**flow/config.mk**
```make
export PLATFORM = sky130hd
export DESIGN_NAME = axi_dma_controller
export DESIGN_NICKNAME = axi_dma_controller
export VERILOG_FILES = /design/flow/design.v
export SDC_FILE = /design/flow/constraint.sdc
export NUM_CORES = 4
export LEC_CHECK = 0
export CAP_MARGIN = 0
export CORE_ASPECT_RATIO = 0.71
export CORE_MARGIN = 2
export CORE_UTILIZATION = 72
export CTS_CLUSTER_DIAMETER = 363
export CTS_CLUSTER_SIZE = 47
export GPL_ROUTABILITY_DRIVEN = 1
export GPL_TIMING_DRIVEN = 1
export MAX_ROUTING_LAYER = met5
export PLACE_DENSITY_LB_ADDON = 0.0
export SETUP_SLACK_MARGIN = 0.11
export SLEW_MARGIN = 10
export TNS_END_PERCENT = 5
```
**flow/constraint.sdc**
```tcl
create_clock -name core_clock -period 3.92 [get_ports {clk}]
set_input_delay 0.7840 -clock core_clock [delete_from_list [all_inputs] [get_ports {clk}]]
set_output_delay 0.7840 -clock core_clock [all_outputs]
set_load 0.01 [all_outputs]
```
**flow/design.v**
```verilog
package axi4_pkg;
    localparam LEN_BITS = 8;
    localparam SIZE_BITS = 3;
    localparam BURST_BITS = 2;
    localparam RESP_BITS = 2;
    typedef bit [LEN_BITS-1:0]  len_t;
    typedef bit [SIZE_BITS-1:0] size_t;
    typedef enum logic [BURST_BITS-1:0] {
        FIXED = 0,
        INCR = 1,
        WRAP = 2
    } burst_t;
    typedef enum logic [RESP_BITS-1:0] {
        OKAY   = 0,
        EXOKAY = 1,
        SLVERR = 2,
        DECERR = 3
    } resp_t;
endpackage
module rtl_sdpram # (
    parameter AWIDTH = 16,
    parameter DWIDTH = 64,
    parameter RAM_STYLE = "auto",
    parameter DOUTB_PIPELINE = 1
) (
    input                   clka,
    input                   ena,
    input  [AWIDTH-1:0]     addra,
    input  [DWIDTH-1:0]     dina,
    input                   clkb,
    input                   enb,
    input  [AWIDTH-1:0]     addrb,
    output [DWIDTH-1:0]     doutb
);
    localparam CASCADE_HEIGHT = 5;
    logic [DWIDTH-1:0]  doutb_int;
    logic [DWIDTH-1:0]  doutb_o;
    logic [DWIDTH-1:0]  memory[2**AWIDTH];
    always_ff @(posedge clka) begin
        if (ena)
            memory[addra] <= dina;
    end
    always_ff @(posedge clkb) begin
        if (enb)
            doutb_int <= memory[addrb];
    end
    if (DOUTB_PIPELINE) begin : gen_doutb_pipeline
        always_ff @(posedge clkb) begin
            doutb_o <= doutb_int;
        end    
    end else begin : gen_doutb_nopipeline
        assign doutb_o = doutb_int;
    end
    assign doutb = doutb_o;
endmodule
module generic_sync_fifo # (
    parameter DWIDTH = 64,
    parameter AWIDTH = 10,
    parameter RAM_STYLE = "auto",
    parameter ALMOST_EMPTY_THRESH = 2,
    parameter ALMOST_FULL_THRESH = 2**AWIDTH-2,
    parameter EARLY_READ = 1,
    parameter OUTPUT_PIPELINE = 0
) (
    input  logic                clk,
    input  logic                rst,
    input  logic                wvalid,
    output logic                wready,
    input  logic [DWIDTH-1:0]   wdata,
    output logic                walmost_full,
    output logic                rvalid,
    input  logic                rready,
    output logic [DWIDTH-1:0]   rdata,
    output logic                ralmost_empty,
    output logic [AWIDTH:0]     data_count
);
    if (ALMOST_EMPTY_THRESH <= 0 || ALMOST_EMPTY_THRESH >= 2**AWIDTH) begin
        $error("ALMOST_EMPTY_THRESH is not valid");
    end
    if (ALMOST_FULL_THRESH <= 0 || ALMOST_FULL_THRESH >= 2**AWIDTH) begin
        $error("ALMOST_FULL_THRESH is not valid");
    end
    logic                       mem_wen;
    logic [AWIDTH:0]            mem_waddr;
    logic [AWIDTH:0]            mem_waddr_next;
    logic                       mem_ren;
    logic [AWIDTH:0]            mem_raddr;
    logic [AWIDTH:0]            mem_raddr_next;
    rtl_sdpram # (
        .AWIDTH(AWIDTH),
        .DWIDTH(DWIDTH),
        .RAM_STYLE(RAM_STYLE),
        .DOUTB_PIPELINE(0)
    ) i_ram (
        .clka(clk),
        .ena(mem_wen),
        .addra(mem_waddr[AWIDTH-1:0]),
        .dina(wdata),
        .clkb(clk),
        .enb(EARLY_READ ? 1'b1 : mem_ren),
        .addrb(EARLY_READ ? mem_raddr_next[AWIDTH-1:0] : mem_raddr[AWIDTH-1:0]),
        .doutb(rdata)
    );
    logic                       wfull;
    assign                      wready = !wfull;
    assign                      mem_wen = wvalid && wready;
    assign                      mem_waddr_next = mem_wen ? mem_waddr + 1'b1 : mem_waddr;
    logic                       rempty;
if (EARLY_READ) begin
    assign                      rvalid = !rempty;
    assign                      mem_ren = rvalid && rready;
end else begin
    always_ff @(posedge clk or posedge rst) begin
        if (rst) begin
            rvalid <= 0;
        end else begin
            if (mem_ren) begin
                rvalid <= 1;
            end else if (rready) begin
                rvalid <= 0;
            end
        end
    end
    assign                      mem_ren = !rempty && !(rvalid && !rready);
end
    assign                      mem_raddr_next = mem_ren ? mem_raddr + 1'b1 : mem_raddr;
    assign                      data_count = mem_waddr - mem_raddr;
    always_ff @(posedge clk or posedge rst) begin
        if (rst) begin
            wfull <= 1;
            walmost_full <= 1;
        end else begin
            wfull <= {~mem_waddr_next[AWIDTH], mem_waddr_next[AWIDTH-1:0]} == mem_raddr;
            walmost_full <= data_count >= ALMOST_FULL_THRESH;  
        end
    end
    always_ff @(posedge clk or posedge rst) begin
        if (rst) begin
            rempty <= 1;
            ralmost_empty <= 1;
        end else begin
            rempty <= mem_waddr == mem_raddr_next;
            ralmost_empty <= data_count < ALMOST_EMPTY_THRESH;
        end
    end
    always_ff @(posedge clk or posedge rst) begin
        if (rst) begin
            mem_waddr <= '0;
            mem_raddr <= '0;
        end else begin
            if (mem_wen) begin
                mem_waddr <= mem_waddr + 1'b1;
            end
            if (mem_ren) begin
                mem_raddr <= mem_raddr + 1'b1;
            end
        end
    end
endmodule
module dmac_addr_gen # (
    parameter int ADDR_WD = 32,
    parameter int MAX_BURST_LEN = 16  
) (
    input [ADDR_WD-1:0]             req_addr,
    input [ADDR_WD-1:0]             req_length,
    input [axi4_pkg::SIZE_BITS-1:0] req_size,
    output [ADDR_WD-1:0]            next_addr,
    output [ADDR_WD-1:0]            next_length,
    output [axi4_pkg::LEN_BITS-1:0] burst_len,
    output                          req_last
);
    wire [ADDR_WD-1:0] aligned_len_bytes = (1 << ($clog2(MAX_BURST_LEN) + req_size)) - (req_addr & ((1 << ($clog2(MAX_BURST_LEN) + req_size)) - 1));
    wire [ADDR_WD-1:0] burst_len_bytes = aligned_len_bytes > req_length ? req_length : aligned_len_bytes;
    wire [ADDR_WD-1:0] aligned_req_addr = req_addr & ~((1 << req_size) - 1);
    wire [ADDR_WD-1:0] burst_len_trans = (req_addr + burst_len_bytes + ((1 << req_size) - 1) - aligned_req_addr) >> req_size;
    assign next_addr = req_addr + aligned_len_bytes;
    assign next_length = req_length - burst_len_bytes;
    assign req_last = next_length == 0;
    assign burst_len = burst_len_trans - 1;
endmodule
module dmac_read_req_gen # (
    parameter int ADDR_WD = 32,
    parameter int DATA_WD = 32,
    parameter int CHANNEL_COUNT = 8,  
    parameter int MAX_BURST_LEN = 16,  
    localparam int STRB_WD = DATA_WD / 8
) (
    input                               clk,
    input                               rst,
    input                               cmd_valid,
    output logic                        cmd_ready,
    input [ADDR_WD-1:0]                 cmd_src_addr,
    input [ADDR_WD-1:0]                 cmd_dst_addr,
    input [1:0]                         cmd_burst,
    input [ADDR_WD-1:0]                 cmd_len,
    input [2:0]                         cmd_size,
    output logic                        rd_req_valid,
    input                               rd_req_ready,
    output [ADDR_WD-1:0]                rd_req_addr,
    output [axi4_pkg::BURST_BITS-1:0]   rd_req_burst,
    output [axi4_pkg::LEN_BITS-1:0]     rd_req_len,
    output [axi4_pkg::SIZE_BITS-1:0]    rd_req_size,
    output                              cmd_out_valid,
    input                               cmd_out_ready,
    output [$clog2(ADDR_WD/8)-1:0]      cmd_out_src_offset,
    output [ADDR_WD-1:0]                cmd_out_dst_addr,
    output [1:0]                        cmd_out_burst,
    output [ADDR_WD-1:0]                cmd_out_len,
    output [2:0]                        cmd_out_size
);
    logic cmd_blocking;
    logic cmd_out_blocking;
    logic rd_req_fired;
    logic cmd_out_fired;
    logic [ADDR_WD-1:0] next_addr;
    logic [ADDR_WD-1:0] next_length;
    logic [axi4_pkg::LEN_BITS-1:0] burst_len;
    logic               req_last;
    logic [ADDR_WD-1:0]                 rd_req_addr_reg;
    logic [ADDR_WD-1:0]                 rd_req_length_reg;
    logic [axi4_pkg::BURST_BITS-1:0]    rd_req_burst_reg;
    logic [axi4_pkg::SIZE_BITS-1:0]     rd_req_size_reg;
    logic                               rd_req_last;
    logic                               rd_req_last_reg;
    dmac_addr_gen # (
        .ADDR_WD(ADDR_WD),
        .MAX_BURST_LEN(MAX_BURST_LEN)  
    ) i_addr_gen (
        .req_addr(rd_req_addr_reg),
        .req_length(rd_req_length_reg),
        .req_size(rd_req_size_reg),
        .next_addr,
        .next_length,
        .burst_len,
        .req_last
    );
    assign cmd_ready = (!rd_req_valid || (rd_req_ready && rd_req_last)) && 
        (( cmd_out_ready) || cmd_out_fired);
    always_ff @(posedge clk or posedge rst) begin
        if (rst) begin
            cmd_blocking <= 0;
        end else begin
            if (cmd_valid && !cmd_ready) begin
                cmd_blocking <= 1;
            end else if (cmd_ready) begin
                cmd_blocking <= 0;
            end
        end
    end
    always_ff @(posedge clk or posedge rst) begin
        if (rst) begin
            cmd_out_blocking <= 0;
        end else begin
            if (cmd_out_valid && !cmd_out_ready) begin
                cmd_out_blocking <= 1;
            end else if (cmd_out_ready) begin
                cmd_out_blocking <= 0;
            end
        end
    end
    always_ff @(posedge clk or posedge rst) begin
        if (rst) begin
            rd_req_fired <= 0;
        end else begin
            if (cmd_valid && cmd_ready) begin
                rd_req_fired <= 0;
            end else if (rd_req_valid && rd_req_ready) begin
                rd_req_fired <= 1;
            end
        end
    end
    always_ff @(posedge clk or posedge rst) begin
        if (rst) begin
            rd_req_addr_reg <= '0;
            rd_req_length_reg <= '0;
            rd_req_burst_reg <= '0;
            rd_req_size_reg <= '0;
            rd_req_last_reg <= 0;
        end else begin
            if (cmd_valid && cmd_ready || cmd_valid && !rd_req_valid && !rd_req_last ) begin
                rd_req_addr_reg   <= cmd_src_addr;
                rd_req_length_reg <= cmd_len;
                rd_req_burst_reg  <= cmd_burst;
                rd_req_size_reg   <= cmd_size;
                rd_req_last_reg       <= req_last;
            end else if (rd_req_valid && rd_req_ready) begin  
                rd_req_addr_reg   <= next_addr;
                rd_req_length_reg <= next_length;
                rd_req_last_reg       <= req_last;
            end
        end
    end
    assign rd_req_last = req_last;
    always_ff @(posedge clk or posedge rst) begin
        if (rst) begin
            rd_req_valid <= 0;
        end else begin
            if (cmd_valid && cmd_ready || cmd_valid && !rd_req_valid && !rd_req_last ) begin
                rd_req_valid <= 1;
            end else if (rd_req_valid  && rd_req_ready && rd_req_last) begin
                rd_req_valid <= 0;
            end
        end
    end
    assign rd_req_addr  = rd_req_addr_reg;
    assign rd_req_burst = rd_req_burst_reg;
    assign rd_req_len   = burst_len;
    assign rd_req_size  = rd_req_size_reg;
    always_ff @(posedge clk or posedge rst) begin
        if (rst) begin
            cmd_out_fired <= 0;
        end else begin
            if (cmd_valid && cmd_ready)
                cmd_out_fired <= 0;
            else if (cmd_out_valid && cmd_out_ready)
                cmd_out_fired <= 1;
        end
    end
    assign cmd_out_valid = cmd_valid && !cmd_out_fired;
    assign cmd_out_src_offset = cmd_src_addr[$clog2(ADDR_WD/8)-1:0];
    assign cmd_out_dst_addr = cmd_dst_addr;
    assign cmd_out_burst = cmd_burst;
    assign cmd_out_len = cmd_len;
    assign cmd_out_size = cmd_size;
endmodule
module dmac_read_initiator # (
    parameter integer ADDR_WD = 32,
    parameter integer DATA_WD = 32,
    parameter int CHANNEL_COUNT = 8,  
    parameter int MAX_BURST_LEN = 16,  
    localparam integer STRB_WD = DATA_WD / 8
) (
    input                               clk,
    input                               rst,
    input                               rd_req_valid,
    output                              rd_req_ready,
    input [ADDR_WD-1:0]                 rd_req_addr,
    input [axi4_pkg::BURST_BITS-1:0]    rd_req_burst,
    input [axi4_pkg::LEN_BITS-1:0]      rd_req_len,
    input [axi4_pkg::SIZE_BITS-1:0]     rd_req_size,
    output logic                        m_axi_arvalid,
    input                               m_axi_arready,
    output logic [ADDR_WD-1:0]          m_axi_araddr,
    output logic [7:0]                  m_axi_arlen,
    output logic [2:0]                  m_axi_arsize,
    output logic [1:0]                  m_axi_arburst
);
    assign m_axi_arvalid = rd_req_valid;
    assign rd_req_ready  = m_axi_arready;
    assign m_axi_araddr  = rd_req_addr;
    assign m_axi_arlen   = rd_req_len;
    assign m_axi_arsize  = rd_req_size;
    assign m_axi_arburst = rd_req_burst;
endmodule
module dmac_read_handler # (
    parameter int ADDR_WD = 32,
    parameter int DATA_WD = 32,
    parameter int CHANNEL_COUNT = 8,  
    parameter int MAX_BURST_LEN = 16,  
    localparam int STRB_WD = DATA_WD / 8
) (
    input                               clk,
    input                               rst,
    output                              data_out_valid,
    input                               data_out_ready,
    output [DATA_WD-1:0]                data_out,
    output                              data_out_last,
    output                              rd_resp_valid,
    input wire                          m_axi_rvalid,
    output wire                         m_axi_rready,
    input wire [DATA_WD-1:0]            m_axi_rdata,
    input wire [1:0]                    m_axi_rresp,
    input wire                          m_axi_rlast
);
    assign data_out_valid = m_axi_rvalid;
    assign m_axi_rready = data_out_ready;
    assign data_out_last = m_axi_rlast;
    assign data_out = m_axi_rdata;
    assign rd_resp_valid = m_axi_rvalid && m_axi_rready && m_axi_rlast;
endmodule
module dmac_read # (
    parameter int ADDR_WD = 32,
    parameter int DATA_WD = 32,
    parameter int CHANNEL_COUNT = 8,  
    parameter int MAX_BURST_LEN = 16,  
    localparam int STRB_WD = DATA_WD / 8
) (
    input                               clk,
    input                               rst,
    input                               cmd_valid,
    output logic                        cmd_ready,
    input [ADDR_WD-1:0]                 cmd_src_addr,
    input [ADDR_WD-1:0]                 cmd_dst_addr,
    input [1:0]                         cmd_burst,
    input [ADDR_WD-1:0]                 cmd_len,
    input [2:0]                         cmd_size,
    output                              cmd_out_valid,
    input                               cmd_out_ready,
    output [$clog2(ADDR_WD/8)-1:0]      cmd_out_src_offset,
    output [ADDR_WD-1:0]                cmd_out_dst_addr,
    output [1:0]                        cmd_out_burst,
    output [ADDR_WD-1:0]                cmd_out_len,
    output [2:0]                        cmd_out_size,
    output                              data_out_valid,
    input                               data_out_ready,
    output [DATA_WD-1:0]                data_out,
    output                              data_out_last,
    output wire                         m_axi_arvalid,
    output wire [ADDR_WD-1:0]           m_axi_araddr,
    output wire [7:0]                   m_axi_arlen,
    output wire [2:0]                   m_axi_arsize,
    output wire [1:0]                   m_axi_arburst,
    input wire                          m_axi_arready,
    input wire                          m_axi_rvalid,
    input wire [DATA_WD-1:0]            m_axi_rdata,
    input wire [1:0]                    m_axi_rresp,
    input wire                          m_axi_rlast,
    output wire                         m_axi_rready
);
    logic                               rd_req_valid;
    logic                               rd_req_ready;
    logic [ADDR_WD-1:0]                 rd_req_addr;
    logic [axi4_pkg::BURST_BITS-1:0]    rd_req_burst;
    logic [axi4_pkg::LEN_BITS-1:0]      rd_req_len;
    logic [axi4_pkg::SIZE_BITS-1:0]     rd_req_size;
    dmac_read_req_gen # (
        .ADDR_WD(ADDR_WD),
        .DATA_WD(DATA_WD),
        .CHANNEL_COUNT(CHANNEL_COUNT),  
        .MAX_BURST_LEN(MAX_BURST_LEN)  
    ) i_req_gen (
        .clk,
        .rst,
        .cmd_valid,
        .cmd_ready,
        .cmd_src_addr,
        .cmd_dst_addr,
        .cmd_burst,
        .cmd_len,
        .cmd_size,
        .rd_req_valid,
        .rd_req_ready,
        .rd_req_addr,
        .rd_req_burst,
        .rd_req_len,
        .rd_req_size,
        .cmd_out_valid,
        .cmd_out_ready,
        .cmd_out_src_offset,
        .cmd_out_dst_addr,
        .cmd_out_burst,
        .cmd_out_len,
        .cmd_out_size
    );
    dmac_read_initiator # (
        .ADDR_WD(ADDR_WD),
        .DATA_WD(DATA_WD),
        .CHANNEL_COUNT(CHANNEL_COUNT),  
        .MAX_BURST_LEN(MAX_BURST_LEN)  
    ) i_initiator (
        .clk,
        .rst,
        .rd_req_valid,
        .rd_req_ready,
        .rd_req_addr,
        .rd_req_burst,
        .rd_req_len,
        .rd_req_size,
        .m_axi_arvalid,
        .m_axi_araddr,
        .m_axi_arlen,
        .m_axi_arsize,
        .m_axi_arburst,
        .m_axi_arready
    );
    dmac_read_handler # (
        .ADDR_WD(ADDR_WD),
        .DATA_WD(DATA_WD),
        .CHANNEL_COUNT(CHANNEL_COUNT),  
        .MAX_BURST_LEN(MAX_BURST_LEN)  
    ) i_handler (
        .clk,
        .rst,
        .data_out_valid,
        .data_out_ready,
        .data_out,
        .data_out_last,
        .rd_resp_valid(),
        .m_axi_rvalid,
        .m_axi_rdata,
        .m_axi_rresp,
        .m_axi_rlast,
        .m_axi_rready
    );
endmodule
module dmac_buffer # (
    parameter int ADDR_WD = 32,
    parameter int DATA_WD = 32,
    parameter int CHANNEL_COUNT = 8,  
    parameter int MAX_BURST_LEN = 16  
) (
    input clk,
    input rst,
    input                           cmd_in_valid,
    output logic                    cmd_in_ready,
    input [$clog2(ADDR_WD/8)-1:0]   cmd_in_src_offset,
    input [ADDR_WD-1:0]             cmd_in_dst_addr,
    input [1:0]                     cmd_in_burst,
    input [ADDR_WD-1:0]             cmd_in_len,
    input [2:0]                     cmd_in_size,
    input                           data_in_valid,
    output                          data_in_ready,
    input [DATA_WD-1:0]             data_in,
    input                           data_in_last,
    output                          cmd_out_valid,
    input                           cmd_out_ready,
    output [$clog2(ADDR_WD/8)-1:0]  cmd_out_src_offset,
    output [ADDR_WD-1:0]            cmd_out_dst_addr,
    output [1:0]                    cmd_out_burst,
    output [ADDR_WD-1:0]            cmd_out_len,
    output [2:0]                    cmd_out_size,
    output                          data_out_valid,
    input                           data_out_ready,
    output [DATA_WD-1:0]            data_out,
    output                          data_out_last
);
    localparam int CMD_WIDTH = $clog2(ADDR_WD/8) + ADDR_WD + 2 + ADDR_WD + 3;
    wire [CMD_WIDTH-1:0] cmd_in = {cmd_in_src_offset, cmd_in_dst_addr, cmd_in_burst, cmd_in_len, cmd_in_size};
    wire [CMD_WIDTH-1:0] cmd_out;
    assign {cmd_out_src_offset, cmd_out_dst_addr, cmd_out_burst, cmd_out_len, cmd_out_size} = cmd_out;
    generic_sync_fifo # (
        .DWIDTH(CMD_WIDTH),
        .AWIDTH(3)
    ) i_cmd_buf (
        .clk,
        .rst,
        .wvalid(cmd_in_valid),
        .wready(cmd_in_ready),
        .wdata (cmd_in),
        .walmost_full(),
        .rvalid(cmd_out_valid),
        .rready(cmd_out_ready),
        .rdata (cmd_out),
        .ralmost_empty(),
        .data_count()
    );
    generic_sync_fifo # (
        .DWIDTH(DATA_WD + 1),
        .AWIDTH($clog2(MAX_BURST_LEN) + 1)
    ) i_data_buf (
        .clk,
        .rst,
        .wvalid(data_in_valid),
        .wready(data_in_ready),
        .wdata ({data_in, data_in_last}),
        .walmost_full(),
        .rvalid(data_out_valid),
        .rready(data_out_ready),
        .rdata ({data_out, data_out_last}),
        .ralmost_empty(),
        .data_count()
    );
endmodule
module dmac_write_req_gen # (
    parameter int ADDR_WD = 32,
    parameter int DATA_WD = 32,
    parameter int CHANNEL_COUNT = 8,  
    parameter int MAX_BURST_LEN = 16,  
    localparam int STRB_WD = DATA_WD / 8
) (
    input                           clk,
    input                           rst,
    input                           cmd_in_valid,
    output logic                    cmd_in_ready,
    input [$clog2(ADDR_WD/8)-1:0]   cmd_in_src_offset,
    input [ADDR_WD-1:0]             cmd_in_dst_addr,
    input [1:0]                     cmd_in_burst,
    input [ADDR_WD-1:0]             cmd_in_len,
    input [2:0]                     cmd_in_size,
    output logic                        wr_req_valid,
    input                               wr_req_ready,
    output [ADDR_WD-1:0]                wr_req_addr,
    output [axi4_pkg::BURST_BITS-1:0]   wr_req_burst,
    output [axi4_pkg::LEN_BITS-1:0]     wr_req_len,
    output [$clog2(ADDR_WD/8)-1:0]      wr_req_data_offset,  
    output [axi4_pkg::SIZE_BITS-1:0]    wr_req_size,
    output                              wr_req_last
);
    logic cmd_blocking;
    logic wr_req_fired;
    logic cmd_out_fired;
    logic [ADDR_WD-1:0] next_addr;
    logic [ADDR_WD-1:0] next_length;
    logic [axi4_pkg::LEN_BITS-1:0] burst_len;
    logic               req_last;
    logic [ADDR_WD-1:0]                 wr_req_addr_reg;
    logic [ADDR_WD-1:0]                 wr_req_length_reg;
    logic [axi4_pkg::BURST_BITS-1:0]    wr_req_burst_reg;
    logic [$clog2(ADDR_WD/8)-1:0]       wr_req_data_offset_reg;
    logic [axi4_pkg::SIZE_BITS-1:0]     wr_req_size_reg;
    dmac_addr_gen # (
        .ADDR_WD(ADDR_WD),
        .MAX_BURST_LEN(MAX_BURST_LEN)  
    ) i_addr_gen (
        .req_addr(wr_req_addr_reg),
        .req_length(wr_req_length_reg),
        .req_size(wr_req_size_reg),
        .next_addr,
        .next_length,
        .burst_len,
        .req_last
    );
    assign cmd_in_ready = (wr_req_ready && wr_req_last) || !wr_req_valid;
    always_ff @(posedge clk or posedge rst) begin
        if (rst) begin
            cmd_blocking <= 0;
        end else begin
            if (cmd_in_valid && !cmd_in_ready) begin
                cmd_blocking <= 1;
            end else if (cmd_in_ready) begin
                cmd_blocking <= 0;
            end
        end
    end
    always_ff @(posedge clk or posedge rst) begin
        if (rst) begin
            wr_req_fired <= 0;
        end else begin
            if (cmd_in_valid && cmd_in_ready) begin
                wr_req_fired <= 0;
            end else if (wr_req_valid && wr_req_ready) begin
                wr_req_fired <= 1;
            end
        end
    end
    always_ff @(posedge clk or posedge rst) begin
        if (rst) begin
            wr_req_addr_reg <= '0;
            wr_req_length_reg <= '0;
            wr_req_burst_reg <= '0;
            wr_req_data_offset_reg <= '0;
            wr_req_size_reg <= '0;
        end else begin
            if (cmd_in_valid && cmd_in_ready || cmd_in_valid && !wr_req_valid ) begin
                wr_req_addr_reg   <= cmd_in_dst_addr;
                wr_req_length_reg <= cmd_in_len;
                wr_req_burst_reg  <= cmd_in_burst;
                wr_req_data_offset_reg <= cmd_in_src_offset;
                wr_req_size_reg   <= cmd_in_size;
            end else if (wr_req_valid && wr_req_ready) begin  
                wr_req_addr_reg   <= next_addr;
                wr_req_length_reg <= next_length;
            end
        end
    end
    assign wr_req_last = req_last;
    always_ff @(posedge clk or posedge rst) begin
        if (rst) begin
            wr_req_valid <= 0;
        end else begin
            if (cmd_in_valid)
                wr_req_valid <= 1;
            else if (wr_req_valid  && wr_req_ready && wr_req_last)
                wr_req_valid <= 0;
        end
    end
    assign wr_req_addr  = wr_req_addr_reg;
    assign wr_req_burst = wr_req_burst_reg;
    assign wr_req_len   = burst_len;
    assign wr_req_data_offset = wr_req_data_offset_reg;
    assign wr_req_size  = wr_req_size_reg;
endmodule
module dmac_write_initiator # (
    parameter int ADDR_WD = 32,
    parameter int DATA_WD = 32,
    parameter int CHANNEL_COUNT = 8,  
    parameter int MAX_BURST_LEN = 16,  
    localparam int STRB_WD = DATA_WD / 8
) (
    input                               clk,
    input                               rst,
    input                               wr_req_valid,
    output                              wr_req_ready,
    input [ADDR_WD-1:0]                 wr_req_addr,
    input [axi4_pkg::BURST_BITS-1:0]    wr_req_burst,
    input [axi4_pkg::LEN_BITS-1:0]      wr_req_len,
    input [$clog2(ADDR_WD/8)-1:0]       wr_req_data_offset,  
    input [axi4_pkg::SIZE_BITS-1:0]     wr_req_size,
    input                               wr_req_last,  
    input                               data_in_valid,
    output logic                        data_in_ready,
    input  [DATA_WD-1:0]                data_in,
    input                               data_in_last,
    output logic                m_axi_awvalid,
    input wire                  m_axi_awready,
    output logic [ADDR_WD-1:0]  m_axi_awaddr,
    output logic [7:0]          m_axi_awlen,
    output logic [2:0]          m_axi_awsize,
    output logic [1:0]          m_axi_awburst,
    output logic                m_axi_wvalid,
    input wire                  m_axi_wready,
    output logic [DATA_WD-1:0]  m_axi_wdata,
    output logic [STRB_WD-1:0]  m_axi_wstrb,
    output logic                m_axi_wlast
);
    localparam MAX_BURST_BYTES = MAX_BURST_LEN * (ADDR_WD / 8);
    logic wr_req_blocking;
    wire  aw_active = m_axi_awvalid;
    logic wr_active;
    always_ff @(posedge clk or posedge rst) begin
        if (rst) begin
            wr_req_blocking <= 0;
        end else begin
            if (wr_req_valid && !wr_req_ready) begin
                wr_req_blocking <= 1;
            end else if (wr_req_ready) begin
                wr_req_blocking <= 0;
            end
        end
    end
    always_ff @(posedge clk or posedge rst) begin
        if(rst) begin
            wr_active <= 0;
        end else begin
            if (wr_req_valid && wr_req_ready) begin
                wr_active <= 1;
            end else if (m_axi_wvalid && m_axi_wready && m_axi_wlast) begin
                wr_active <= 0;
            end
        end
    end
    assign wr_req_ready = !(aw_active && !m_axi_awready) && !(wr_active && !(m_axi_wvalid && m_axi_wready && m_axi_wlast));
    logic               data_in_q_valid;
    logic [DATA_WD-1:0] data_in_q;
    logic [$clog2(ADDR_WD/8):0] data_shift_bytes;
    logic [$clog2(ADDR_WD/8):0] data_shift_bytes_reg;
    wire  wr_delay = wr_req_data_offset > wr_req_addr[$clog2(ADDR_WD/8)-1:0];  
    logic wr_delay_reg;
    wire  wr_delay_all = !wr_req_blocking ? wr_delay : wr_delay_reg;
    logic wr_delay_done;
    assign data_shift_bytes[$clog2(ADDR_WD/8)]     = data_shift_bytes[$clog2(ADDR_WD/8)-1:0] == 0;
    assign data_shift_bytes[$clog2(ADDR_WD/8)-1:0] = wr_req_data_offset - wr_req_addr[$clog2(ADDR_WD/8)-1:0];
    always_ff @(posedge clk or posedge rst) begin
        if(rst) begin
            data_in_q_valid <= 0;
            data_in_q <= '0;
        end else begin
            if (data_in_valid && data_in_ready) begin
                data_in_q_valid <= 1;
            end else if (m_axi_wvalid && m_axi_wready) begin
                data_in_q_valid <= data_in_valid;
            end
            if (data_in_valid && data_in_ready) begin
                data_in_q <= data_in;
            end
        end
    end
    always_ff @(posedge clk or posedge rst) begin
        if (rst) begin
            data_shift_bytes_reg <= '0;
        end else begin
            if (wr_req_valid && !wr_req_blocking) begin
                data_shift_bytes_reg <= data_shift_bytes;
            end
        end
    end
    always_ff @(posedge clk or posedge rst) begin
        if (rst) begin
            wr_delay_reg <= 0;
        end else begin
            if (wr_req_valid && !wr_req_blocking) begin
                wr_delay_reg <= wr_delay;
            end
        end
    end
    always_comb begin
        data_in_ready =   m_axi_wready;
        if (!wr_active || m_axi_wvalid && m_axi_wlast && (m_axi_awvalid && !m_axi_awready)) begin
            data_in_ready = 0;
        end
        if (wr_req_valid && wr_req_ready)
            data_in_ready = 1;
    end
    always_ff @(posedge clk or posedge rst) begin
        if(rst) begin
            m_axi_awvalid <= 0;
            m_axi_awlen <= '0;
            m_axi_awaddr <= '0;
            m_axi_awsize <= '0;
            m_axi_awburst <= '0;
        end else begin
            if (wr_req_valid && wr_req_ready) begin
                m_axi_awvalid <= 1;
                m_axi_awaddr  <= wr_req_addr;
                m_axi_awlen   <= wr_req_len;
                m_axi_awsize  <= wr_req_size;
                m_axi_awburst <= wr_req_burst;
            end else if (m_axi_awready) begin
                m_axi_awvalid <= 0;
            end
        end
    end
    logic [$clog2(MAX_BURST_BYTES)-1:0] wr_counter;
    always_ff @(posedge clk or posedge rst) begin
        if(rst) begin
            wr_counter <= '0;
        end else begin
            if (wr_req_valid && wr_req_ready) begin
                wr_counter <= wr_req_len;
            end else if (m_axi_wvalid && m_axi_wready && !m_axi_wlast) begin
                wr_counter <= wr_counter - 1;
            end
        end
    end
    logic wr_waiting_data;  
    always_ff @(posedge clk or posedge rst) begin
        if (rst) begin
            wr_waiting_data <= 0;
        end else begin
            if (wr_req_valid && wr_req_ready || wr_waiting_data) begin
                wr_waiting_data <= !(data_in_valid && data_in_ready && (wr_delay_all ? data_in_q_valid : 1));
            end
        end
    end
    always_ff @(posedge clk or posedge rst) begin
        if (rst) begin
            m_axi_wvalid <= 0;
        end else begin
            if (wr_req_valid && wr_req_ready || wr_waiting_data) begin
                m_axi_wvalid <= data_in_valid && data_in_ready && (wr_delay_all ? data_in_q_valid : 1);
            end else if (m_axi_wvalid && m_axi_wready && m_axi_wlast) begin
                m_axi_wvalid <= 0;
            end else if (wr_active) begin
                m_axi_wvalid <= (m_axi_wvalid && !m_axi_wready) || (data_in_valid && data_in_ready);
            end
        end
    end
    always_ff @(posedge clk or posedge rst) begin
        if (rst) begin
            m_axi_wstrb <= '0;
        end else begin
            m_axi_wstrb <= '1;
        end
    end
    always_ff @(posedge clk or posedge rst) begin
        if (rst) begin
            m_axi_wlast <= 0;
        end else begin
            if (wr_req_valid && wr_req_ready) begin
                m_axi_wlast <= wr_req_len == 0;
            end else if (m_axi_wvalid && m_axi_wready) begin
                m_axi_wlast <= wr_counter == 1;
            end
        end
    end
    always_ff @(posedge clk) begin
        if (data_in_valid && data_in_ready) begin
            m_axi_wdata <= {data_in, data_in_q} >> ({3'b0, data_shift_bytes_reg} << 3);
        end
    end
endmodule
module dmac_write_handler # (
    parameter int ADDR_WD = 32,
    parameter int DATA_WD = 32,
    parameter int CHANNEL_COUNT = 8,  
    parameter int MAX_BURST_LEN = 16,  
    localparam int STRB_WD = DATA_WD / 8
) (
    input                       clk,
    input                       rst,
    input wire                  m_axi_bvalid,
    input wire [1:0]            m_axi_bresp,
    output wire                 m_axi_bready
);
  assign m_axi_bready = 1;
endmodule
module dmac_write # (
    parameter int ADDR_WD = 32,
    parameter int DATA_WD = 32,
    parameter int CHANNEL_COUNT = 8,  
    parameter int MAX_BURST_LEN = 16,  
    localparam int STRB_WD = DATA_WD / 8
) (
    input                           clk,
    input                           rst,
    input                           cmd_in_valid,
    output logic                    cmd_in_ready,
    input [$clog2(ADDR_WD/8)-1:0]   cmd_in_src_offset,
    input [ADDR_WD-1:0]             cmd_in_dst_addr,
    input [1:0]                     cmd_in_burst,
    input [ADDR_WD-1:0]             cmd_in_len,
    input [2:0]                     cmd_in_size,
    input                           data_in_valid,
    output                          data_in_ready,
    input  [DATA_WD-1:0]            data_in,
    input                           data_in_last,
    output wire                 m_axi_awvalid,
    output wire [ADDR_WD-1:0]   m_axi_awaddr,
    output wire [7:0]           m_axi_awlen,
    output wire [2:0]           m_axi_awsize,
    output wire [1:0]           m_axi_awburst,
    input wire                  m_axi_awready,
    output wire                 m_axi_wvalid,
    output wire [DATA_WD-1:0]   m_axi_wdata,
    output wire [STRB_WD-1:0]   m_axi_wstrb,
    output wire                 m_axi_wlast,
    input wire                  m_axi_wready,
    input wire                  m_axi_bvalid,
    input wire [1:0]            m_axi_bresp,
    output wire                 m_axi_bready
);
    logic                               wr_req_valid;
    logic                               wr_req_ready;
    logic [ADDR_WD-1:0]                 wr_req_addr;
    logic [axi4_pkg::BURST_BITS-1:0]    wr_req_burst;
    logic [axi4_pkg::LEN_BITS-1:0]      wr_req_len;
    logic [$clog2(ADDR_WD/8)-1:0]       wr_req_data_offset;
    logic [axi4_pkg::SIZE_BITS-1:0]     wr_req_size;
    logic                               wr_req_last;
    dmac_write_req_gen # (
        .ADDR_WD(ADDR_WD),
        .DATA_WD(DATA_WD),
        .CHANNEL_COUNT(CHANNEL_COUNT),  
        .MAX_BURST_LEN(MAX_BURST_LEN)  
    ) i_req_gen (
        .clk,
        .rst,
        .cmd_in_valid,
        .cmd_in_ready,
        .cmd_in_src_offset,
        .cmd_in_dst_addr,
        .cmd_in_burst,
        .cmd_in_len,
        .cmd_in_size,
        .wr_req_valid,
        .wr_req_ready,
        .wr_req_addr,
        .wr_req_burst,
        .wr_req_len,
        .wr_req_data_offset,
        .wr_req_size,
        .wr_req_last
    );
    dmac_write_initiator # (
        .ADDR_WD(32),
        .DATA_WD(32),
        .CHANNEL_COUNT(8),  
        .MAX_BURST_LEN(16)  
    ) i_initiator (
        .clk,
        .rst,
        .wr_req_valid,
        .wr_req_ready,
        .wr_req_addr,
        .wr_req_burst,
        .wr_req_len,
        .wr_req_data_offset,
        .wr_req_size,
        .wr_req_last,
        .data_in_valid,
        .data_in_ready,
        .data_in,
        .data_in_last,
        .m_axi_awvalid,
        .m_axi_awaddr,
        .m_axi_awlen,
        .m_axi_awsize,
        .m_axi_awburst,
        .m_axi_awready,
        .m_axi_wvalid,
        .m_axi_wdata,
        .m_axi_wstrb,
        .m_axi_wlast,
        .m_axi_wready
    );
    dmac_write_handler # (
        .ADDR_WD(32),
        .DATA_WD(32),
        .CHANNEL_COUNT(8),  
        .MAX_BURST_LEN(16)  
    ) i_handler (
        .clk,
        .rst,
        .m_axi_bvalid,
        .m_axi_bresp,
        .m_axi_bready
    );
endmodule
module axi_dma_controller #(
    parameter int ADDR_WD = 32,
    parameter int DATA_WD = 32,
    parameter int CHANNEL_COUNT = 8,  
    parameter int MAX_BURST_LEN = 16,  
    localparam int STRB_WD = DATA_WD / 8
) (
    input wire                    clk,
    input wire                    rst,
    input wire                    cmd_valid,
    input wire [ADDR_WD-1:0]      cmd_src_addr,
    input wire [ADDR_WD-1:0]      cmd_dst_addr,
    input wire [1:0]              cmd_burst,
    input wire [ADDR_WD-1:0]      cmd_len,
    input wire [2:0]              cmd_size,
    output wire                   cmd_ready,
    output wire                   M_AXI_ARVALID,
    output wire [ADDR_WD-1:0]     M_AXI_ARADDR,
    output wire [7:0]             M_AXI_ARLEN,
    output wire [2:0]             M_AXI_ARSIZE,
    output wire [1:0]             M_AXI_ARBURST,
    input wire                    M_AXI_ARREADY,
    input wire                    M_AXI_RVALID,
    input wire [DATA_WD-1:0]      M_AXI_RDATA,
    input wire [1:0]              M_AXI_RRESP,
    input wire                    M_AXI_RLAST,
    output wire                   M_AXI_RREADY,
    output wire                   M_AXI_AWVALID,
    output wire [ADDR_WD-1:0]     M_AXI_AWADDR,
    output wire [7:0]             M_AXI_AWLEN,
    output wire [2:0]             M_AXI_AWSIZE,
    output wire [1:0]             M_AXI_AWBURST,
    input wire                    M_AXI_AWREADY,
    output wire                   M_AXI_WVALID,
    output wire [DATA_WD-1:0]     M_AXI_WDATA,
    output wire [STRB_WD-1:0]     M_AXI_WSTRB,
    output wire                   M_AXI_WLAST,
    input wire                    M_AXI_WREADY,
    input wire                    M_AXI_BVALID,
    input wire [1:0]              M_AXI_BRESP,
    output wire                   M_AXI_BREADY
);
    logic                           buf_cmd_in_valid;
    logic                           buf_cmd_in_ready;
    logic [$clog2(ADDR_WD/8)-1:0]   buf_cmd_in_src_offset;
    logic [ADDR_WD-1:0]             buf_cmd_in_dst_addr;
    logic [1:0]                     buf_cmd_in_burst;
    logic [ADDR_WD-1:0]             buf_cmd_in_len;
    logic [2:0]                     buf_cmd_in_size;
    logic                           buf_cmd_out_valid;
    logic                           buf_cmd_out_ready;
    logic [$clog2(ADDR_WD/8)-1:0]   buf_cmd_out_src_offset;
    logic [ADDR_WD-1:0]             buf_cmd_out_dst_addr;
    logic [1:0]                     buf_cmd_out_burst;
    logic [ADDR_WD-1:0]             buf_cmd_out_len;
    logic [2:0]                     buf_cmd_out_size;
    logic                           buf_data_in_valid;
    logic                           buf_data_in_ready;
    logic [DATA_WD-1:0]             buf_data_in;
    logic                           buf_data_in_last;
    logic                           buf_data_out_valid;
    logic                           buf_data_out_ready;
    logic [DATA_WD-1:0]             buf_data_out;
    logic                           buf_data_out_last;
    dmac_read # (
        .ADDR_WD(ADDR_WD),
        .DATA_WD(DATA_WD),
        .CHANNEL_COUNT(CHANNEL_COUNT),  
        .MAX_BURST_LEN(MAX_BURST_LEN)  
    ) i_rd (
        .clk,
        .rst,
        .cmd_valid,
        .cmd_ready,
        .cmd_src_addr,
        .cmd_dst_addr,
        .cmd_burst,
        .cmd_len,
        .cmd_size,
        .cmd_out_valid(buf_cmd_in_valid),
        .cmd_out_ready(buf_cmd_in_ready),
        .cmd_out_src_offset(buf_cmd_in_src_offset),
        .cmd_out_dst_addr(buf_cmd_in_dst_addr),
        .cmd_out_burst(buf_cmd_in_burst),
        .cmd_out_len(buf_cmd_in_len),
        .cmd_out_size(buf_cmd_in_size),
        .data_out_valid(buf_data_in_valid),
        .data_out_ready(buf_data_in_ready),
        .data_out(buf_data_in),
        .data_out_last(buf_data_in_last),
        .m_axi_arvalid(M_AXI_ARVALID),
        .m_axi_araddr(M_AXI_ARADDR),
        .m_axi_arlen(M_AXI_ARLEN),
        .m_axi_arsize(M_AXI_ARSIZE),
        .m_axi_arburst(M_AXI_ARBURST),
        .m_axi_arready(M_AXI_ARREADY),
        .m_axi_rvalid(M_AXI_RVALID),
        .m_axi_rdata(M_AXI_RDATA),
        .m_axi_rresp(M_AXI_RRESP),
        .m_axi_rlast(M_AXI_RLAST),
        .m_axi_rready(M_AXI_RREADY)
    );
    dmac_buffer # (
        .ADDR_WD(ADDR_WD),
        .DATA_WD(DATA_WD),
        .CHANNEL_COUNT(CHANNEL_COUNT)
    ) i_buf(
        .clk,
        .rst,
        .cmd_in_valid(buf_cmd_in_valid),
        .cmd_in_ready(buf_cmd_in_ready),
        .cmd_in_src_offset(buf_cmd_in_src_offset),
        .cmd_in_dst_addr(buf_cmd_in_dst_addr),
        .cmd_in_burst(buf_cmd_in_burst),
        .cmd_in_len(buf_cmd_in_len),
        .cmd_in_size(buf_cmd_in_size),
        .data_in_valid(buf_data_in_valid),
        .data_in_ready(buf_data_in_ready),
        .data_in(buf_data_in),
        .data_in_last(buf_data_in_last),
        .cmd_out_valid(buf_cmd_out_valid),
        .cmd_out_ready(buf_cmd_out_ready),
        .cmd_out_src_offset(buf_cmd_out_src_offset),
        .cmd_out_dst_addr(buf_cmd_out_dst_addr),
        .cmd_out_burst(buf_cmd_out_burst),
        .cmd_out_len(buf_cmd_out_len),
        .cmd_out_size(buf_cmd_out_size),
        .data_out_valid(buf_data_out_valid),
        .data_out_ready(buf_data_out_ready),
        .data_out(buf_data_out),
        .data_out_last(buf_data_out_last)
    );
    dmac_write # (
        .ADDR_WD(ADDR_WD),
        .DATA_WD(DATA_WD),
        .CHANNEL_COUNT(CHANNEL_COUNT),  
        .MAX_BURST_LEN(MAX_BURST_LEN)  
    ) i_wr (
        .clk,
        .rst,
        .cmd_in_valid(buf_cmd_out_valid),
        .cmd_in_ready(buf_cmd_out_ready),
        .cmd_in_src_offset(buf_cmd_out_src_offset),
        .cmd_in_dst_addr(buf_cmd_out_dst_addr),
        .cmd_in_burst(buf_cmd_out_burst),
        .cmd_in_len(buf_cmd_out_len),
        .cmd_in_size(buf_cmd_out_size),
        .data_in_valid(buf_data_out_valid),
        .data_in_ready(buf_data_out_ready),
        .data_in(buf_data_out),
        .data_in_last(buf_data_out_last),
        .m_axi_awvalid(M_AXI_AWVALID),
        .m_axi_awaddr(M_AXI_AWADDR),
        .m_axi_awlen(M_AXI_AWLEN),
        .m_axi_awsize(M_AXI_AWSIZE),
        .m_axi_awburst(M_AXI_AWBURST),
        .m_axi_awready(M_AXI_AWREADY),
        .m_axi_wvalid(M_AXI_WVALID),
        .m_axi_wdata(M_AXI_WDATA),
        .m_axi_wstrb(M_AXI_WSTRB),
        .m_axi_wlast(M_AXI_WLAST),
        .m_axi_wready(M_AXI_WREADY),
        .m_axi_bvalid(M_AXI_BVALID),
        .m_axi_bresp(M_AXI_BRESP),
        .m_axi_bready(M_AXI_BREADY)
    );
    if (ADDR_WD % 8 != 0) $error("ADDR_WD is not multiple of 8");
    if (DATA_WD % 8 != 0) $error("DATA_WD is not multiple of 8");
    if (2 ** $clog2(ADDR_WD / 8) != ADDR_WD / 8) $error("ADDR_WD is not power of 2");
    if (2 ** $clog2(DATA_WD / 8) != DATA_WD / 8) $error("DATA_WD is not power of 2");
    if (2 ** $clog2(MAX_BURST_LEN) != MAX_BURST_LEN) $error("MAX_BURST_LEN is not power of 2");
    if (MAX_BURST_LEN <= 0 || MAX_BURST_LEN > 256)   $error("MAX_BURST_LEN is invalid");
endmodule
```
**flow/run.sh**
```bash
#!/bin/bash
# the make line also repeats each setting of config.mk as NAME=value (left out here)
make -C /OpenROAD-flow-scripts/flow DESIGN_CONFIG=/design/flow/config.mk WORK_HOME=/design/flow/orfs CLKGATE_MAP_FILE= finish
```
==> CHANGELOG.md, run 1 <==
### Changed

- Status: did not finish
- Ao+oa area frac: 10.3%
- Number of warnings reported in the yosys synthesis log: 7
- Dpl hpwl: 213000 µm
- Area figure in the yosys stat output: 93200 µm²
- Post-synthesis share of cell area spent on full adders, half adders and majority gates: 3.94%
- Portion of the post-synthesis area used by sequential elements: 61.6%
- Count leader, synth: sky130_fd_sc_hd__edfxtp_1
- FFs w/ async S/R, synth: 13.2%
- Clock Tree Buf Depth: 3
- Post-synth EDFFs: 1624
- Stopped at: global routing (5_1_grt)
- Synth unique cells: 109
- Die area: 132000 µm²
- Cells after Synth: 6355
- Number of H-tree levels: 2
- Mux contribution to synthesized area: 13.8%
- Core footprint: 129000 µm²
- Synth Cell Area: 93200 µm²
- Largest type area fraction: 52.3%
- Initial Util: 72.4%
- Die Y-Extent: 307 µm
- Total I/O pin count: 279
- Placer Congestion: 0.973
- List of most frequent post-synthesis cells: sky130_fd_sc_hd__edfxtp_1 (1624), sky130_fd_sc_hd__nand2_1 (507), sky130_fd_sc_hd__mux4_2 (344), sky130_fd_sc_hd__nor2_1 (302), sky130_fd_sc_hd__mux2_2 (292)
- Xor and xnor area share after synthesis: 1.80%
- Floorplan row count: 111
- Per-instance average area after synthesis: 14.7 µm²
- Dominant flop cell: sky130_fd_sc_hd__edfxtp_1
- Die width: 431 µm
- Top post-synthesis cells by area: sky130_fd_sc_hd__edfxtp_1 (52%), sky130_fd_sc_hd__mux4_2 (8.3%), sky130_fd_sc_hd__dfrtp_1 (6.9%)
- Post-synthesis share of cell area spent on and, or, nand and nor gates: 5.94%
- IO buf count: 271
- Post-CTS Hold Fix Bufs: 0
- Cell type contributing the most total cell area after synthesis: sky130_fd_sc_hd__edfxtp_1
- Dominant non-sequential cell family after synthesis: multiplexers
- CTS Root Buffer Type: sky130_fd_sc_hd__clkbuf_16
- Number of buffers created by CTS: 48
- # Cells Yosys: 6355
- Synthesized flop and latch total: 1989
- CTS sink cnt: 1989
-- through the flow --
stage               std cells  instance area (µm²)  TNS [ns]  setup WS, ns  hold WS, ns
global placement         9162               108000  -1351.16         -6.05        0.441
floorplan                6386                93600  -3179.08         -5.64        0.398
detailed placement       9162               108000  -1445.81         -6.51        0.464
CTS                      9362               111000  -1315.67         -5.92        0.403
-- repair_timing --
| item | CTS |
|---|---|
| cloned | 10 |
| setup buffers | 100 |
| pin swaps | 182 |
| endpoints found under the setup margin | 267 |
| gates resized | 316 |
| endpoints found under the hold margin | 0 |
==> inputs of run 2 (changes only) <==
CAP_MARGIN = 20   (was 0)
CORE_ASPECT_RATIO = not set   (was 0.71)
CORE_UTILIZATION = 58   (was 72)
CTS_CLUSTER_DIAMETER = not set   (was 363)
CTS_CLUSTER_SIZE = 25   (was 47)
GPL_ROUTABILITY_DRIVEN = not set   (was 1)
GPL_TIMING_DRIVEN = not set   (was 1)
HOLD_SLACK_MARGIN = 0.27   (was not set)
MAX_ROUTING_LAYER = not set   (was met5)
PLACE_DENSITY_LB_ADDON = not set   (was 0.0)
SETUP_SLACK_MARGIN = 1.86   (was 0.11)
SLEW_MARGIN = 20   (was 10)
TNS_END_PERCENT = not set   (was 5)
clock period = 6.48 ns   (was 3.92 ns; I/O delays follow)
==> CHANGELOG.md, run 2 <==
### Implementation results

- Power density of the placed cells: 618 nW/µm²
- Die width: 405 µm (-6.1%)
- Internal power: 44.9 mW
- Cell count of the worst hold path: 2
- Max Cap Violations: 0
- Remaining antenna violation count after routing: 0
- Final number of max-transition violations: 0
- Actual transition at the worst max-transition pin: 1.17 ns
- Critical path depth: 46
- Synthesized flop and latch total: 1989 (unchanged)
- Crit-path leading delay family: AND-OR/OR-AND gates
- Area figure in the yosys stat output: 93200 µm² (unchanged)
- Dpl hpwl: 169000 µm (-21%)
- Post-synthesis share of cell area spent on full adders, half adders and majority gates: 3.94% (unchanged)
- P_clk: 11.8 mW
- FFs w/ async S/R, synth: 13.2% (unchanged)
- Critical hold path startpoint: i_wr.i_initiator.m_axi_awaddr[15]
- Top cell by count, worst path: sky130_fd_sc_hd__a21oi_2
- Setup repair after global routing missed its margin: true
- First-pass iteration count of the detailed router: 13
- DR DRC count: 0
- First-pass GRT wire length: 400000 µm
- Critical Path End: M_AXI_ARLEN[7]
- Detail-routed via count per cell: 6.34
- Antenna violations before repair: 26
- Net count, final: 8044
- Critical setup path kind: flip-flop to primary output
- Worst Path Required: 5.18 ns
- Max rail drop VDD: 0.00240 V
- Status: failed layout checks
- FF-to-FF End: i_buf.i_cmd_buf.i_ram.doutb_int[24]
- Ao+oa area frac: 10.3% (unchanged)
- Number of buffers created by CTS: 197 (+310%)
- Maximum fanout encountered on the critical timing path: 7
- Final Worst Setup Slack: -3.66 ns
- Post-synthesis share of cell area spent on and, or, nand and nor gates: 5.94% (unchanged)
- Min-Delay Endpoint: i_wr.i_initiator.m_axi_awaddr[15]
- Clock transition time at the flip-flop clock pins of the worst setup and hold paths: 0.06 ns
- Cells after Synth: 6355 (unchanged)
- Startpoint type of the worst setup path: flip-flop
- Worst hold path class: flip-flop to flip-flop
- Xor and xnor area share after synthesis: 1.80% (unchanged)
- Total Wirelength: 274000 µm
- Mux contribution to synthesized area: 13.8% (unchanged)
- Combinational power: 44.6 mW
- Final non-filler cell total: 9881
- Dominant flop cell: sky130_fd_sc_hd__edfxtp_1
- Buffers & Inverters on Critical Path: 9
- CTS sink cnt: 1989 (unchanged)
- Clock Tree Buf Depth: 3 (unchanged)
- Die area: 164000 µm² (+24%)
- Tot Pwr: 73.1 mW
- Max-slew headroom at the worst pin: 21.9%
- Synth Cell Area: 93200 µm² (unchanged)
- Core footprint: 160000 µm² (+24%)
- GRT Util Overall: 33.0%
- Layout-stage area growth over the synthesis result: 26.9%
- Sw power: 28.3 mW
- Dominant non-sequential cell family after synthesis: multiplexers
- Initial Util: 58.2% (-14 points)
- Largest stage delay, worst path: 0.54 ns
- Cell type contributing the most total cell area after synthesis: sky130_fd_sc_hd__edfxtp_1
- Synth unique cells: 109 (unchanged)
- Cells on worst reg2reg path: 55
- Post-synth EDFFs: 1624 (unchanged)
- Setup TNS: -714.19 ns
- Power drawn by the sequential cells: 16.7 mW
- Share of total power in the clock network: 16.2%
- Sw Ratio: 38.7%
- Logic gate share of total power: 61.0%
- Total placed cells including tap cells: 9283 (+1.3%)
- Setup skew after layout: 0.0610 ns
- Setup crit end kind: primary output
- List of most frequent post-synthesis cells: sky130_fd_sc_hd__edfxtp_1 (1624), sky130_fd_sc_hd__nand2_1 (507), sky130_fd_sc_hd__mux4_2 (344), sky130_fd_sc_hd__nor2_1 (302), sky130_fd_sc_hd__mux2_2 (292)
- Wirelength per Cell: 27.7 µm
- Die Y-Extent: 405 µm (+32%)
- CTS Root Buffer Type: sky130_fd_sc_hd__clkbuf_16
- Largest net degree at the start of global routing: 132
- Portion of the post-synthesis area used by sequential elements: 61.6% (unchanged)
- Startpoint of the most critical setup path: i_rd.i_req_gen.rd_req_size_reg[2]
- Count leader, synth: sky130_fd_sc_hd__edfxtp_1
- Violation tally from detailed-route iteration zero: 7873
- Number of failing setup endpoints in the final timing report: 243
- Post-layout period usage: 156%
- Post-layout minimum cycle time: 10.14 ns
- CP max stage cell: sky130_fd_sc_hd__mux4_2
- Residual overflow from global routing: 0
- Critical Path AT: 8.84 ns
- Skew-Pair Late Insertion Delay: 0.86 ns
- Vias post-DR: 62700
- Launch point of the worst reg-to-reg path: i_wr.i_req_gen.wr_req_size_reg[0]
- Number of warnings reported in the yosys synthesis log: 7 (unchanged)
- Layout violations: setup timing
- Worst reg-to-reg setup slack: -3.51 ns
- Final count of hold timing violations: 0
- # Cells Yosys: 6355 (unchanged)
- Placer Congestion: 0.911 (-6.3%)
- Leading power group: combinational cells
- CTS tree: built
- Total I/O pin count: 279 (unchanged)
- Tally of OpenROAD warnings: 55
- Via count of the first global-routing pass: 61600
- Top post-synthesis cells by area: sky130_fd_sc_hd__edfxtp_1 (52%), sky130_fd_sc_hd__mux4_2 (8.3%), sky130_fd_sc_hd__dfrtp_1 (6.9%)
- IO buf count: 271 (unchanged)
- Worst Hold Margin: 0.470 ns
- Largest type area fraction: 52.3% (unchanged)
- Per-instance average area after synthesis: 14.7 µm² (unchanged)
- Floorplan row count: 147 (+32%)
- Pleak: 44.3 nW
- Max Fclk: 98.6 MHz
- Fill cell instance count of the final layout: 10100
- Number of H-tree levels: 4 (+2)
- Share of power burned in registers: 22.8%
## run 2: final cells by class
type                    instances  area, µm²  area share [%]
well taps                    2086       2610            2.21
clock inverters               103       1350            1.14
repair buffers               1409      14000            11.9
multi-input cells            3802      36600            31.0
diodes                          6       15.0          0.0127
flip-flops and latches       1989      57400            48.5
inverters                     223        853           0.722
clock buffers                 263       5380            4.55
## run 2: repair_timing
action | CTS | global route
hold buffers | 0 | 0
endpoints found under the setup margin | 245 | 266
cloned | 46 | 8
pin swaps | 262 | 150
resized | 407 | 217
setup buffers | 118 | 54
## run 2: routing by layer
metal / part of all wire, % / global-route usage, % / up-vias
li1: - / - / 27700
met1: 41 / 47.2 / 31700
met2: 47 / 51.5 / 2763
met3: 8.7 / 6.23 / 470
met4: 3.4 / 10.8 / 28
met5: 0.065 / 0 / -
## run 2: metrics by stage
stage                     worst slack, ns  util, %  instance area [µm²]
after floorplan                     -2.90        -                94700
after global placement              -3.69     66.4               106000
after detailed placement            -3.64     66.4               106000
after CTS                           -3.80     72.9               117000
after global routing                -4.13     73.9               118000
final                               -3.66     73.9               118000
==> inputs of run 3 (changes only) <==
CAP_MARGIN = 0   (was 20)
CORE_ASPECT_RATIO = 0.71   (was not set)
CORE_UTILIZATION = 72   (was 58)
CTS_CLUSTER_DIAMETER = 363   (was not set)
CTS_CLUSTER_SIZE = 47   (was 25)
GPL_ROUTABILITY_DRIVEN = 1   (was not set)
GPL_TIMING_DRIVEN = 1   (was not set)
HOLD_SLACK_MARGIN = not set   (was 0.27)
MAX_ROUTING_LAYER = met5   (was not set)
PLACE_DENSITY_LB_ADDON = 0.0   (was not set)
SETUP_SLACK_MARGIN = 0.11   (was 1.86)
SLEW_MARGIN = 5   (was 20)
TNS_END_PERCENT = 90   (was not set)
clock period = 2.6 ns   (was 6.48 ns; I/O delays follow)
==> CHANGELOG.md, run 3 <==
### Changed

- Dpl hpwl: 216000 µm (+28%)
- Number of warnings reported in the yosys synthesis log: 7 (unchanged)
- Mux contribution to synthesized area: 13.8% (unchanged)
- Status: did not finish
- Post-synthesis share of cell area spent on full adders, half adders and majority gates: 3.94% (unchanged)
- Post-synthesis share of cell area spent on and, or, nand and nor gates: 5.94% (unchanged)
- Residual overflow from global routing: 660
- Cell type contributing the most total cell area after synthesis: sky130_fd_sc_hd__edfxtp_1
- Total I/O pin count: 279 (unchanged)
- Per-instance average area after synthesis: 14.7 µm² (unchanged)
- Die area: 132000 µm² (-19%)
- Floorplan row count: 111 (-24%)
- # Cells Yosys: 6355 (unchanged)
- Ao+oa area frac: 10.3% (unchanged)
- Synthesized flop and latch total: 1989 (unchanged)
- First reported error: [ERROR GRT-0232] Routing congestion too high. Check the congestion heatmap in the GUI.
- Initial Util: 72.4% (+14 points)
- Post-synth EDFFs: 1624 (unchanged)
- Core footprint: 129000 µm² (-20%)
- Number of H-tree levels: 2 (-2)
- Total placed cells including tap cells: 9266 (-0.18%)
- Synth unique cells: 109 (unchanged)
- Die Y-Extent: 307 µm (-24%)
- CTS sink cnt: 1989 (unchanged)
- Dominant flop cell: sky130_fd_sc_hd__edfxtp_1
- FFs w/ async S/R, synth: 13.2% (unchanged)
- Portion of the post-synthesis area used by sequential elements: 61.6% (unchanged)
- Top post-synthesis cells by area: sky130_fd_sc_hd__edfxtp_1 (52%), sky130_fd_sc_hd__mux4_2 (8.3%), sky130_fd_sc_hd__dfrtp_1 (6.9%)
- Die width: 431 µm (+6.5%)
- GRT Util Overall: 83.0%
- Cells after Synth: 6355 (unchanged)
- Clock Tree Buf Depth: 3 (unchanged)
- List of most frequent post-synthesis cells: sky130_fd_sc_hd__edfxtp_1 (1624), sky130_fd_sc_hd__nand2_1 (507), sky130_fd_sc_hd__mux4_2 (344), sky130_fd_sc_hd__nor2_1 (302), sky130_fd_sc_hd__mux2_2 (292)
- Post-CTS Hold Fix Bufs: 0 (unchanged)
- IO buf count: 271 (unchanged)
- Area of placed instances: 110000 µm² (+3.4%)
- Stopped at: global routing (5_1_grt)
- Area figure in the yosys stat output: 93200 µm² (unchanged)
- Dominant non-sequential cell family after synthesis: multiplexers
- Placer Congestion: 0.958 (+5.1%)
- Count leader, synth: sky130_fd_sc_hd__edfxtp_1
- Largest type area fraction: 52.3% (unchanged)
- Synth Cell Area: 93200 µm² (unchanged)
- CTS Root Buffer Type: sky130_fd_sc_hd__clkbuf_16
- Xor and xnor area share after synthesis: 1.80% (unchanged)
- Number of buffers created by CTS: 48 (-76%)
## run 3: per-layer routing
| layer | GRT usage [%] | overflow |
|---|---|---|
| met1 | 84.1 | 30 |
| met5 | 56.7 | 6 |
| met2 | 94.7 | 333 |
| met4 | 75.3 | 222 |
| met3 | 74.1 | 69 |
## run 3: metrics by stage
step / TNS, ns / setup WS, ns
after floorplan: -3735.38 / -6.78
after CTS: -1606.52 / -7.01
after global placement: -1645.70 / -6.78
after detailed placement: -1823.90 / -7.35
## run 3: repair_timing
| item | CTS |
|---|---|
| setup buffers | 80 |
| cloned | 15 |
| endpoints found under the setup margin | 342 |
| pin swaps | 152 |
| gates resized | 288 |
==> inputs of run 4 (changes only) <==
ABC_AREA = 1   (was not set)
CAP_MARGIN = 20   (was 0)
CELL_PAD_IN_SITES_DETAIL_PLACEMENT = 0   (was not set)
CELL_PAD_IN_SITES_GLOBAL_PLACEMENT = 2   (was not set)
CORE_ASPECT_RATIO = 1.17   (was 0.71)
CORE_MARGIN = 6   (was 2)
CORE_UTILIZATION = 18   (was 72)
CTS_CLUSTER_DIAMETER = 334   (was 363)
CTS_CLUSTER_SIZE = 15   (was 47)
GPL_ROUTABILITY_DRIVEN = 0   (was 1)
HOLD_SLACK_MARGIN = 0.02   (was not set)
PLACE_DENSITY = 0.41   (was not set)
PLACE_DENSITY_LB_ADDON = not set   (was 0.0)
SETUP_SLACK_MARGIN = 1.08   (was 0.11)
SLEW_MARGIN = 25   (was 5)
TNS_END_PERCENT = not set   (was 90)
clock period = 6.42 ns   (was 2.6 ns; I/O delays follow)
==> CHANGELOG.md, run 4 <==
### Implementation results

- Startpoint of the most critical setup path: i_rd.i_req_gen.rd_req_size_reg[0]
- List of most frequent post-synthesis cells: sky130_fd_sc_hd__nand2_1 (1785), sky130_fd_sc_hd__edfxtp_1 (1624), sky130_fd_sc_hd__inv_1 (1194), sky130_fd_sc_hd__o21ai_0 (940), sky130_fd_sc_hd__nor2_1 (842)
- Internal power: 45.7 mW
- Ao+oa area frac: 11.3% (+1.0 points)
- Sw power: 37.8 mW
- Share of power burned in registers: 20.0%
- Cell count of the worst hold path: 2
- Per-instance average area after synthesis: 9.97 µm² (-32%)
- Largest type area fraction: 51.6% (-0.77 points)
- Net count, final: 11300
- Combinational power: 57.2 mW
- Setup repair after global routing missed its margin: true
- Remaining antenna violation count after routing: 0
- Floorplan row count: 287 (+160%)
- Portion of the post-synthesis area used by sequential elements: 60.7% (-0.90 points)
- Synthesized flop and latch total: 1989 (unchanged)
- Post-synthesis share of cell area spent on full adders, half adders and majority gates: 3.87% (-0.068 points)
- Number of warnings reported in the yosys synthesis log: 7 (unchanged)
- Layout-stage area growth over the synthesis result: 36.8%
- Violation tally from detailed-route iteration zero: 4309
- Skew-Pair Late Insertion Delay: 0.93 ns
- Number of H-tree levels: 4 (+2)
- Buffers & Inverters on Critical Path: 13
- CTS Root Buffer Type: sky130_fd_sc_hd__clkbuf_16
- Min-Delay Endpoint: i_wr.i_initiator.data_in_q[17]
- CTS sink cnt: 1989 (unchanged)
- Final number of max-transition violations: 0
- Xor and xnor area share after synthesis: 1.38% (-0.42 points)
- Clock transition time at the flip-flop clock pins of the worst setup and hold paths: 0.10 ns
- # Cells Yosys: 9482 (+49%)
- Critical setup path kind: flip-flop to primary output
- Post-layout period usage: 144%
- Total Wirelength: 408000 µm
- Tally of OpenROAD warnings: 50
- Antenna violations before repair: 74
- Fill cell instance count of the final layout: 55800
- CP max stage cell: sky130_fd_sc_hd__fa_1
- Total I/O pin count: 279 (unchanged)
- Initial Util: 18.1% (-54 points)
- Critical Path End: M_AXI_ARLEN[7]
- FF-to-FF End: i_buf.i_cmd_buf.i_ram.doutb_int[46]
- Critical hold path startpoint: i_buf.i_data_buf.i_ram.doutb_int[18]
- Dpl hpwl: 264000 µm (+22%)
- Max Cap Violations: 0
- Cell type contributing the most total cell area after synthesis: sky130_fd_sc_hd__edfxtp_1
- Count leader, synth: sky130_fd_sc_hd__nand2_1
- Max Fclk: 109 MHz
- Area figure in the yosys stat output: 94600 µm² (+1.5%)
- Cells after Synth: 9482 (+49%)
- Worst Hold Margin: 0.409 ns
- Dominant non-sequential cell family after synthesis: simple AND/OR/NAND/NOR gates
- DR DRC count: 0
- Vias post-DR: 73500
- FFs w/ async S/R, synth: 13.2% (unchanged)
- Setup crit end kind: primary output
- Largest net degree at the start of global routing: 103
- Post-synthesis share of cell area spent on and, or, nand and nor gates: 15.6% (+9.7 points)
- Layout violations: setup timing
- Final count of hold timing violations: 0
- Actual transition at the worst max-transition pin: 1.01 ns
- Met1 demand-to-capacity share in global routing: 18.1%
- Synth Cell Area: 94600 µm² (+1.5%)
- Final Worst Setup Slack: -2.80 ns
- Die width: 682 µm (+58%)
- Residual overflow from global routing: 0
- P_clk: 9.65 mW
- Worst hold path class: flip-flop to flip-flop
- Sw Ratio: 45.3%
- Setup skew after layout: 0.109 ns
- Clock Tree Buf Depth: 4 (+1)
- Largest stage delay, worst path: 0.49 ns
- Cells on worst reg2reg path: 59
- Worst Path Required: 5.14 ns
- Wirelength per Cell: 22.7 µm
- Pleak: 52.2 nW
- Worst reg-to-reg setup slack: -1.53 ns
- Leading power group: combinational cells
- Max-slew headroom at the worst pin: 31.9%
- Via count of the first global-routing pass: 75100
- Top post-synthesis cells by area: sky130_fd_sc_hd__edfxtp_1 (52%), sky130_fd_sc_hd__nand2_1 (7.1%), sky130_fd_sc_hd__dfrtp_1 (6.8%)
- Number of buffers created by CTS: 154 (+220%)
- GRT Util Overall: 14.4%
- Die Y-Extent: 796 µm (+160%)
- Share of total power in the clock network: 11.6%
- Top cell by count, worst path: sky130_fd_sc_hd__buf_6
- Launch point of the worst reg-to-reg path: i_wr.i_req_gen.wr_req_size_reg[1]
- Post-layout minimum cycle time: 9.22 ns
- Post-synth EDFFs: 1624 (unchanged)
- Power drawn by the sequential cells: 16.7 mW
- First-pass GRT wire length: 572000 µm
- Synth unique cells: 65 (-40%)
- IO buf count: 271 (unchanged)
- Busiest layer in global routing: met2
- Mux contribution to synthesized area: 0.0212% (-14 points)
- Maximum fanout encountered on the critical timing path: 4
- Number of failing setup endpoints in the final timing report: 243
- Max rail drop VDD: 0.00129 V
- Critical path depth: 50
- Startpoint type of the worst setup path: flip-flop
- Global routing met3 resource utilization: 1.67%
- Critical Path AT: 7.93 ns
- Core footprint: 522000 µm² (+310%)
- Die area: 543000 µm² (+310%)
- Status: failed layout checks
- Global routing met2 resource utilization: 26.7%
- CTS tree: built
- First-pass iteration count of the detailed router: 5
- Dominant flop cell: sky130_fd_sc_hd__edfxtp_1
- Logic gate share of total power: 68.5%
- Setup TNS: -321.22 ns
- Detail-routed via count per cell: 4.10
- Power density of the placed cells: 646 nW/µm²
- Crit-path leading delay family: AND-OR/OR-AND gates
## run 4: what timing repair did
action,in CTS,in global routing
hold buffers,0,0
setup buffers,144,82
resized,848,787
cloned,54,20
setup endpoints to repair,243,243
pin swaps,326,439
## run 4: through the flow
stage	area (µm²)	cells	util, %	setup WS [ns]	total power [mW]
floorplan	95200	9513	-	-1.67	41.2
global placement	115000	17400	22.0	-2.95	68.1
detailed placement	115000	17400	22.0	-2.75	67.7
CTS	125000	17800	23.9	-3.01	82.0
global route	129000	17900	24.8	-3.48	90.4
finish	129000	17900	24.8	-2.80	83.5
## run 4: cell type report
class	count	area [µm²]	area share, %
Antenna cell	17	42.5	0.0329
Timing Repair Buffer	1728	17700	13.7
Tap cell	6936	8680	6.71
Clock inverter	11	163	0.126
Clock buffer	234	4200	3.24
Multi-Input combinational cell	5819	36500	28.2
Sequential cell	1989	57400	44.4
Inverter	1211	4610	3.56
Timing Repair inverter	1	11.3	0.00871
## run 4: routing by layer
layer / vias up / wire length [µm]
met5: - / 243
met4: 38 / 8330
met3: 365 / 12600
met2: 1046 / 212000
met1: 36800 / 175000
li1: 35300 / -
Power is estimated from default activity; no workload was simulated.
